==> run a <==
==> flow/design.v <==
module pmi_ram_dp #(
  parameter pmi_wr_addr_depth = 256,
  parameter pmi_wr_addr_width = 8,
  parameter pmi_wr_data_width = 8,
  parameter pmi_rd_addr_depth = 256,
  parameter pmi_rd_addr_width = 8,
  parameter pmi_rd_data_width = 8,
  parameter pmi_regmode       = "reg",
  parameter pmi_resetmode     = "async",
  parameter pmi_family        = "common"
) (
  input  [pmi_wr_data_width-1:0] Data,
  input  [pmi_wr_addr_width-1:0] WrAddress,
  input  [pmi_rd_addr_width-1:0] RdAddress,
  input                          WrClock,
  input                          RdClock,
  input                          WrClockEn,
  input                          RdClockEn,
  input                          WE,
  input                          Reset,
  output reg [pmi_rd_data_width-1:0] Q
);
  localparam AW = $clog2(pmi_wr_addr_depth);
  reg [pmi_wr_data_width-1:0] mem [0:pmi_wr_addr_depth-1];
  reg [AW-1:0] rd_addr_q;
  always @(posedge WrClock)
    if (WrClockEn && WE)
      mem[WrAddress[AW-1:0]] <= Data;
  always @(posedge RdClock or posedge Reset)
    if (Reset) begin
      rd_addr_q <= 'd0;
      Q         <= 'd0;
    end else if (RdClockEn) begin
      rd_addr_q <= RdAddress[AW-1:0];
      Q         <= mem[rd_addr_q];
    end
endmodule
module pmi_mult #(
  parameter pmi_dataa_width         = 16,
  parameter pmi_datab_width         = 16,
  parameter pmi_sign                = "on",
  parameter pmi_additional_pipeline = 1,
  parameter pmi_input_reg           = "on",
  parameter pmi_output_reg          = "on",
  parameter pmi_family              = "common",
  parameter pmi_implementation      = "DSP"
) (
  input  [pmi_dataa_width-1:0] DataA,
  input  [pmi_datab_width-1:0] DataB,
  input                        Clock,
  input                        ClkEn,
  input                        Aclr,
  output reg [pmi_dataa_width+pmi_datab_width-1:0] Result
);
  reg [pmi_dataa_width-1:0] a_q;
  reg [pmi_datab_width-1:0] b_q;
  reg [pmi_dataa_width+pmi_datab_width-1:0] p_q;
  reg [pmi_dataa_width+pmi_datab_width-1:0] p_q2;
  always @(posedge Clock or posedge Aclr)
    if (Aclr) begin
      a_q    <= 'd0;
      b_q    <= 'd0;
      p_q    <= 'd0;
      p_q2   <= 'd0;
      Result <= 'd0;
    end else if (ClkEn) begin
      a_q    <= DataA;
      b_q    <= DataB;
      p_q    <= $signed(a_q) * $signed(b_q);
      p_q2   <= p_q;
      Result <= p_q2;
    end
endmodule
`timescale 1ns / 1ps
module Wienerfilter#(
    parameter WIDTH    = 16,
    parameter COL_NUM  = 128, 
    parameter ROW_NUM  = 2,
    localparam ADDR_DEP  =  COL_NUM * ROW_NUM,
    localparam ADDR_WID  =  $clog2(ADDR_DEP) + 'd1,
    localparam Serial_COL  =  $clog2(COL_NUM) + 'd1,
    localparam Serial_ROW  =  $clog2(ROW_NUM) + 'd1
)
(
input clk,
input rst,
input start,
input [ADDR_WID-1:0]wr_addr,
input ram_wr_en,
input [WIDTH-1:0]ram_data_in,
input  wire[7:0]rd_wiener,
input [1:0]rd_bank,
input      rd_para,
input [Serial_COL-1:0]wr_data_addr,
input ram_wr_data_en,
input [WIDTH-1:0]ram_data_wr_in,
output [WIDTH*2-1:0]DSP_ADD_DATA_o,
output reg[WIDTH*4-1:0]Wiener_data,
output reg Wiener_data_v,
output finish_cal_o,
output wire [WIDTH/2-1:0]ram_data_out_o,
output data_wr_v_o
) ;
localparam INIT      = 0,
           START     = 1, 
           READ_DATA = 2,
           WAIT_READ = 3,
           MULT_CAL  = 4,
           WAIT_CAL  = 5,
           ADD_CAL   = 6,
           DET       = 7, 
           FINISH    = 8;
reg [6:0]STATE;
reg [Serial_COL - 1:0 ]COL_cnt;
reg [Serial_ROW - 1:0 ]ROW_cnt;
reg [ADDR_WID-1:0]rd_ad_para;
reg [ADDR_WID-1:0]rd_addr;
always@(*) begin 
  rd_ad_para = rd_para? {rd_bank,rd_wiener[5:0]}:rd_addr;
end
wire [WIDTH/2-1:0]ram_data_out;
assign ram_data_out_o=ram_data_out;
wire [WIDTH-1:0]ram_data_data_out;
pmi_ram_dp
#(
  .pmi_wr_addr_depth    (ADDR_DEP ),  
  .pmi_wr_addr_width    (ADDR_WID ),  
  .pmi_wr_data_width    (WIDTH/2 ),  
  .pmi_rd_addr_depth    (ADDR_DEP ),  
  .pmi_rd_addr_width    (ADDR_WID ),  
  .pmi_rd_data_width    (WIDTH/2 ),  
  .pmi_regmode          ( "reg" ),  
  .pmi_resetmode        ("async" ),  
  .pmi_family           ("common" )   
) pmi_ram_dp_inst (
  .Data      (ram_data_in ),   
  .WrAddress (wr_addr ),   
  .RdAddress (rd_ad_para), 
  .WrClock   (clk   ),   
  .RdClock   (clk   ),   
  .WrClockEn (1 ),   
  .RdClockEn (1 ),   
  .WE        (ram_wr_en), 
  .Reset     (rst),   
  .Q         (ram_data_out )    
);
pmi_ram_dp
#(
  .pmi_wr_addr_depth    (COL_NUM ),  
  .pmi_wr_addr_width    (Serial_COL ),  
  .pmi_wr_data_width    (WIDTH ),  
  .pmi_rd_addr_depth    (COL_NUM ),  
  .pmi_rd_addr_width    (Serial_COL ),  
  .pmi_rd_data_width    (WIDTH ),  
  .pmi_regmode          ( "reg" ),  
  .pmi_resetmode        ("async" ),  
  .pmi_family           ("common" )   
) pmi_ram_dp_inst_data (
  .Data      (ram_data_wr_in ),   
  .WrAddress (wr_data_addr ),   
  .RdAddress (COL_cnt ),   
  .WrClock   (clk   ),   
  .RdClock   (clk   ),   
  .WrClockEn (1 ),   
  .RdClockEn (1 ),   
  .WE        (ram_wr_data_en), 
  .Reset     (rst),   
  .Q         (ram_data_data_out )    
);
reg finish_cal;
reg [WIDTH*2-1:0]DSP_ADD_DATA;
wire [WIDTH*2-1:0]result;
reg start_mult,start_mult_d,start_mult_dd;
reg data_wr_v;
always@(posedge clk or posedge rst) begin 
 if(rst) begin 
    STATE <= INIT;
    ROW_cnt <= 'd0;
    COL_cnt <= 'd0;
    start_mult <= 'd0;
    finish_cal <= 'd0;
    DSP_ADD_DATA <= 'd0;
    data_wr_v <='d0;
 end
 else begin 
   case(STATE) 
   INIT      :begin
    ROW_cnt <= 'd0;
    COL_cnt <= 'd0;  
    start_mult <= 'd0;
    finish_cal <= 'd0;
    DSP_ADD_DATA <= 'd0;
    data_wr_v <='d0;
    if(start) begin
        STATE <= START;
     end
    else      begin
        STATE <= INIT;
     end
        end
   START     :begin  
       STATE <= READ_DATA;
       start_mult <= 'd0;
       DSP_ADD_DATA <= DSP_ADD_DATA;
       data_wr_v <='d0;
        end
   READ_DATA :begin  
       STATE <= WAIT_READ;
       start_mult <= 'd0;
        end
   WAIT_READ :begin  
       STATE <= MULT_CAL;  
       start_mult <= 'd1;
        end
   MULT_CAL  :begin  
    STATE <= WAIT_CAL;  
    start_mult <= 'd0;
        end
   WAIT_CAL  :begin  
      if(start_mult_dd) begin STATE <= ADD_CAL;  end
      else begin STATE <= WAIT_CAL;  end
        end
   ADD_CAL :begin 
     if(COL_cnt <  COL_NUM - 'd1) begin
        COL_cnt <= COL_cnt + 'd1;
        STATE   <= START;
        data_wr_v <='d0;
        DSP_ADD_DATA <= DSP_ADD_DATA + result;
      end
     else begin
        COL_cnt <= 0;
        STATE   <= DET;
        data_wr_v <='d1;
        DSP_ADD_DATA <= DSP_ADD_DATA+ result;
      end 
   end    
   DET       :begin  
     DSP_ADD_DATA <= 'd0;
     data_wr_v <='d0;
     if(ROW_cnt <  ROW_NUM - 'd1) begin
        ROW_cnt <= ROW_cnt + 'd1;
        STATE   <= START;
        finish_cal <= 'd0;
      end
     else begin 
        ROW_cnt <= 'd0;
        STATE   <= FINISH;
        finish_cal <= 'd1;
     end
        end
   FINISH    :begin  
    data_wr_v <='d0;
    DSP_ADD_DATA <= 'd0;
    finish_cal <= 'd0;
    STATE   <= INIT;
        end
   endcase
 end
end
assign finish_cal_o = finish_cal;
assign DSP_ADD_DATA_o = DSP_ADD_DATA;
always@(posedge clk or posedge rst) begin 
    if(rst) begin 
        start_mult_d<= 'd0;
        start_mult_dd<= 'd0;
    end
    else begin 
        start_mult_d <= start_mult;
        start_mult_dd<= start_mult_d;
    end
   end
   always@(*) begin 
case(ROW_cnt) 
  'd0: rd_addr =  COL_cnt  ;
  'd1: rd_addr =  COL_NUM + COL_cnt ;
  'd2: rd_addr = {COL_NUM,1'd0 } + COL_cnt ;
  'd3: rd_addr = {COL_NUM,1'd0 } + COL_cnt + COL_NUM ;
endcase
   end
wire [WIDTH-1:0]data_in0,data_in1;
assign data_in0 = {{8{ram_data_out[WIDTH/2-1]}},ram_data_out};
 assign data_in1 = ram_data_data_out;
   pmi_mult
   #(
     .pmi_dataa_width         (WIDTH),  
     .pmi_datab_width         (WIDTH ),  
     .pmi_sign                ("on" ),  
     .pmi_additional_pipeline (1 ),  
     .pmi_input_reg           ( "on" ),  
     .pmi_output_reg          ( "on" ),  
     .pmi_family              ("common"  ),  
     .pmi_implementation      ("DSP" )   
   ) pmi_mult_dsp (
     .DataA  (data_in0 ),   
     .DataB  (data_in1 ),   
     .Clock  (clk ),   
     .ClkEn  (1 ),   
     .Aclr   (rst ),   
     .Result (result )    
   );
assign data_wr_v_o = data_wr_v;
always@(posedge clk or posedge rst)
 begin 
   if(rst) begin 
    Wiener_data  <='d0;
    Wiener_data_v<='d0;
   end
   else begin
case(ROW_cnt)
 'd0:begin if(data_wr_v) begin Wiener_data[WIDTH*1-1:WIDTH*0] <= DSP_ADD_DATA[15:0];  Wiener_data_v<='d0; end else begin Wiener_data <= Wiener_data; Wiener_data_v<='d0; end end
 'd1:begin if(data_wr_v) begin Wiener_data[WIDTH*2-1:WIDTH*1] <= DSP_ADD_DATA[15:0];  Wiener_data_v<='d0; end else begin Wiener_data <= Wiener_data; Wiener_data_v<='d0; end end
 'd2:begin if(data_wr_v) begin Wiener_data[WIDTH*3-1:WIDTH*2] <= DSP_ADD_DATA[23:8];  Wiener_data_v<='d0; end else begin Wiener_data <= Wiener_data; Wiener_data_v<='d0; end end
 'd3:begin if(data_wr_v) begin Wiener_data[WIDTH*4-1:WIDTH*3] <= DSP_ADD_DATA[23:8];  Wiener_data_v<='d1; end else begin Wiener_data <= Wiener_data; Wiener_data_v<='d0; end end
endcase 
    end
 end
endmodule
==> flow/run.sh <==
#!/bin/bash
# the make line also repeats each setting of config.mk as NAME=value (left out here)
make -C /OpenROAD-flow-scripts/flow DESIGN_CONFIG=/design/flow/config.mk WORK_HOME=/design/flow/orfs CLKGATE_MAP_FILE= finish
==> flow/config.mk <==
export PLATFORM = sky130hd
export DESIGN_NAME = Wienerfilter
export DESIGN_NICKNAME = Wienerfilter
export VERILOG_FILES = /design/flow/design.v
export SDC_FILE = /design/flow/constraint.sdc
export NUM_CORES = 4
export LEC_CHECK = 0
export CAP_MARGIN = 15
export CORE_MARGIN = 2
export CORE_UTILIZATION = 72
export CTS_CLUSTER_SIZE = 38
export SLEW_MARGIN = 20
==> flow/constraint.sdc <==
create_clock -name core_clock -period 4.35 [get_ports {clk}]
set_input_delay 0.8700 -clock core_clock [delete_from_list [all_inputs] [get_ports {clk}]]
set_output_delay 0.8700 -clock core_clock [all_outputs]
set_load 0.01 [all_outputs]
==> run b: changes against run a <==
Settings changed: CAP_MARGIN 15 to 25, CELL_PAD_IN_SITES_GLOBAL_PLACEMENT set to 0, CORE_UTILIZATION 72 to 56, CTS_CLUSTER_SIZE 38 to unset, GPL_ROUTABILITY_DRIVEN set to 0, HOLD_SLACK_MARGIN set to -0.01, SETUP_SLACK_MARGIN set to 0.32, TNS_END_PERCENT set to 50.
==> flow/constraint.sdc (replaced) <==
create_clock -name core_clock -period 4.28 [get_ports {clk}]
set_input_delay 0.8560 -clock core_clock [delete_from_list [all_inputs] [get_ports {clk}]]
set_output_delay 0.8560 -clock core_clock [all_outputs]
set_load 0.01 [all_outputs]
==> comparison table <==
Status: run b complete, but fails checks; run a complete, but fails checks
Layout check failures: run b setup timing; run a setup timing
Clk slew on worst S/H paths: run b 60 ps; run a 70 ps
Minimum setup slack in the final design: run b -120 ps; run a -127 ps
Met2 track demand over resource: run b 44.0%; run a 67.6%
Post-layout instance count excluding filler cells: run b 12900; run a 11900
Placed inst area: run b 182000 um^2; run a 181000 um^2
Global routing met3 resource utilization: run b 3.45%; run a 8.65%
Layout buffer count excluding clock buffers: run b 855; run a 805
Power of the sequential group: run b 0.0474 W; run a 0.0467 W
WP depth: run b 17; run a 18
Amount of wire on met2 after detailed routing: run b 206000 um; run a 248000 um
Initial DRC Count: run b 8863; run a 15400
Worst Max-Slew Pin Slew: run b 1180 ps; run a 1260 ps
Register-to-Register Path Depth: run b 17; run a 18
Proportion of cell area occupied by registers: run b 65.6%; run a 66.5%
Layout filler cell count: run b 20000; run a 9069
Required arrival time at the worst endpoint: run b 5110 ps; run a 5230 ps
Power figures rest on the tool's default switching activity, not on a simulated workload.
